==> run C <==
==> flow/design.v <==
module subtractor_16bits(
    input [15:0] a,
    input [15:0] b,
    input bin,
    output [15:0] diff,
    output bout
);
    assign {bout, diff} = a - b - bin;
endmodule
module adder_16bits(
    input [15:0] a,
    input [15:0] b,
    input cin,
    output [15:0] sum,
    output cout
);
    assign {cout, sum} = a + b + cin;
endmodule
module multiplier_16bits(
    input [15:0] a,
    input [15:0] b,
    output [31:0] product
);
    assign product = a * b;
endmodule
module divider_16bits(
    input [15:0] dividend,
    input [15:0] divisor,
    output [15:0] quotient,
    output [15:0] remainder
);
    assign quotient = dividend / divisor;
    assign remainder = dividend % divisor;
endmodule
module dff_16bit (
    input      [15:0] d,
    input             clk,
    input             rstn,
    input             en,
    output reg [15:0] q
);
    always @(posedge clk) begin
        if (!rstn)
            q <= 16'b0;
        else if (en)
            q <= d;
    end
endmodule
module unified_computing_system (
    input      [15:0] d_a,           
    input      [15:0] d_b,           
    input      [1:0]  op_code,       
    input             clk,
    input             rstn,
    input             en_a,           
    input             en_b,           
    input             en_result,      
    input             cin,            
    input             bin,            
    output reg [31:0] result,         
    output reg [15:0] remainder,      
    output reg        cout,           
    output reg        bout,           
    output reg        overflow_flag,  
    output reg        error_flag      
);
    wire [15:0] q_a;            
    wire [15:0] q_b;            
    wire [15:0] sum_result;
    wire        sum_cout;
    wire [15:0] diff_result;
    wire        diff_bout;
    wire [31:0] product_result;
    wire [15:0] quotient_result;
    wire [15:0] remainder_result;
    reg [31:0] temp_result;
    reg [15:0] temp_remainder;
    reg        temp_cout;
    reg        temp_bout;
    reg        temp_overflow;
    reg        temp_error;
    dff_16bit register_a_inst (
        .d   (d_a),
        .clk (clk),
        .rstn(rstn),
        .en  (en_a),
        .q   (q_a)
    );
    dff_16bit register_b_inst (
        .d   (d_b),
        .clk (clk),
        .rstn(rstn),
        .en  (en_b),
        .q   (q_b)
    );
    adder_16bits adder_inst (
        .a   (q_a),
        .b   (q_b),
        .cin (cin),
        .sum (sum_result),
        .cout(sum_cout)
    );
    subtractor_16bits subtractor_inst (
        .a    (q_a),
        .b    (q_b),
        .bin  (bin),
        .diff (diff_result),
        .bout (diff_bout)
    );
    multiplier_16bits multiplier_inst (
        .a      (q_a),
        .b      (q_b),
        .product(product_result)
    );
    divider_16bits divider_inst (
        .dividend (q_a),
        .divisor  (q_b),
        .quotient (quotient_result),
        .remainder(remainder_result)
    );
    always @(*) begin
        temp_result = 32'b0;
        temp_remainder = 16'b0;
        temp_cout = 1'b0;
        temp_bout = 1'b0;
        temp_overflow = 1'b0;
        temp_error = 1'b0;
        case(op_code)
            2'b00: begin  
                temp_result = {16'b0, sum_result};
                temp_cout = sum_cout;
                if ((q_a[15] == q_b[15]) && (sum_result[15] != q_a[15])) begin
                    temp_overflow = 1'b1;
                end
            end
            2'b01: begin  
                temp_result = {16'b0, diff_result};
                temp_bout = diff_bout;
                if ((q_a[15] != q_b[15]) && (diff_result[15] != q_a[15])) begin
                    temp_overflow = 1'b1;
                end
            end
            2'b10: begin  
                temp_result = product_result;
                if (product_result[31:16] != 16'b0 && 
                    product_result[31:16] != 16'hFFFF) begin
                    temp_overflow = 1'b1;
                end
            end
            2'b11: begin  
                if (q_b == 16'b0) begin  
                    temp_result = 32'b0;
                    temp_error = 1'b1;
                end else begin
                    temp_result = {16'b0, quotient_result};  
                    temp_remainder = remainder_result;
                end
            end
            default: begin
            end
        endcase
    end
    always @(posedge clk) begin
        if (!rstn) begin
            result <= 32'b0;
            remainder <= 16'b0;
            cout <= 1'b0;
            bout <= 1'b0;
            overflow_flag <= 1'b0;
            error_flag <= 1'b0;
        end
        else if (en_result) begin
            result <= temp_result;
            remainder <= temp_remainder;
            cout <= temp_cout;
            bout <= temp_bout;
            overflow_flag <= temp_overflow;
            error_flag <= temp_error;
        end
    end
endmodule
==> flow/run.sh <==
#!/bin/bash
# the make line also repeats each setting of config.mk as NAME=value (left out here)
make -C /OpenROAD-flow-scripts/flow DESIGN_CONFIG=/design/flow/config.mk WORK_HOME=/design/flow/orfs CLKGATE_MAP_FILE= finish
==> flow/config.mk <==
export PLATFORM = sky130hd
export DESIGN_NAME = unified_computing_system
export DESIGN_NICKNAME = unified_computing_system
export VERILOG_FILES = /design/flow/design.v
export SDC_FILE = /design/flow/constraint.sdc
export NUM_CORES = 4
export LEC_CHECK = 0
export CAP_MARGIN = 20
export CORE_MARGIN = 2
export CORE_UTILIZATION = 66
export SLEW_MARGIN = 20
==> flow/constraint.sdc <==
create_clock -name core_clock -period 14.1 [get_ports {clk}]
set_input_delay 2.8200 -clock core_clock [delete_from_list [all_inputs] [get_ports {clk}]]
set_output_delay 2.8200 -clock core_clock [all_outputs]
set_load 0.01 [all_outputs]
==> inputs of run D, as changes to run C <==
- CORE_UTILIZATION: 66 -> 40
==> flow/constraint.sdc (replaced) <==
create_clock -name core_clock -period 26.0 [get_ports {clk}]
set_input_delay 5.2000 -clock core_clock [delete_from_list [all_inputs] [get_ports {clk}]]
set_output_delay 5.2000 -clock core_clock [all_outputs]
set_load 0.01 [all_outputs]
==> ci_impl_report.md <==
### Metrics collected by this job

| Metric | Value |
|---|---|
| Final worst slack | `-16.66 ns` |
| Max-slew violations | `4` |
| Wl on met1 | `approximately 32,000 µm` |
| Status | `finished with violations` |
| Layout Check Failures | `capacitance limit, slew limit, setup timing` |
| Setup violators final | `24` |
| Max Cap Violations | `2` |
# the run above: run C

==> ci_impl_report.md <==
### Metrics collected by this job

| Metric | Value |
|---|---|
| Setup violators final | `0` |
| Max Cap Violations | `0` |
| Max-slew violations | `0` |
| Wl on met1 | `roughly 34,000 µm` |
| Status | `complete, no violations` |
| Endpoints failing hold | `0` |
| Final worst slack | `0.4899 ns` |
# the run above: run D

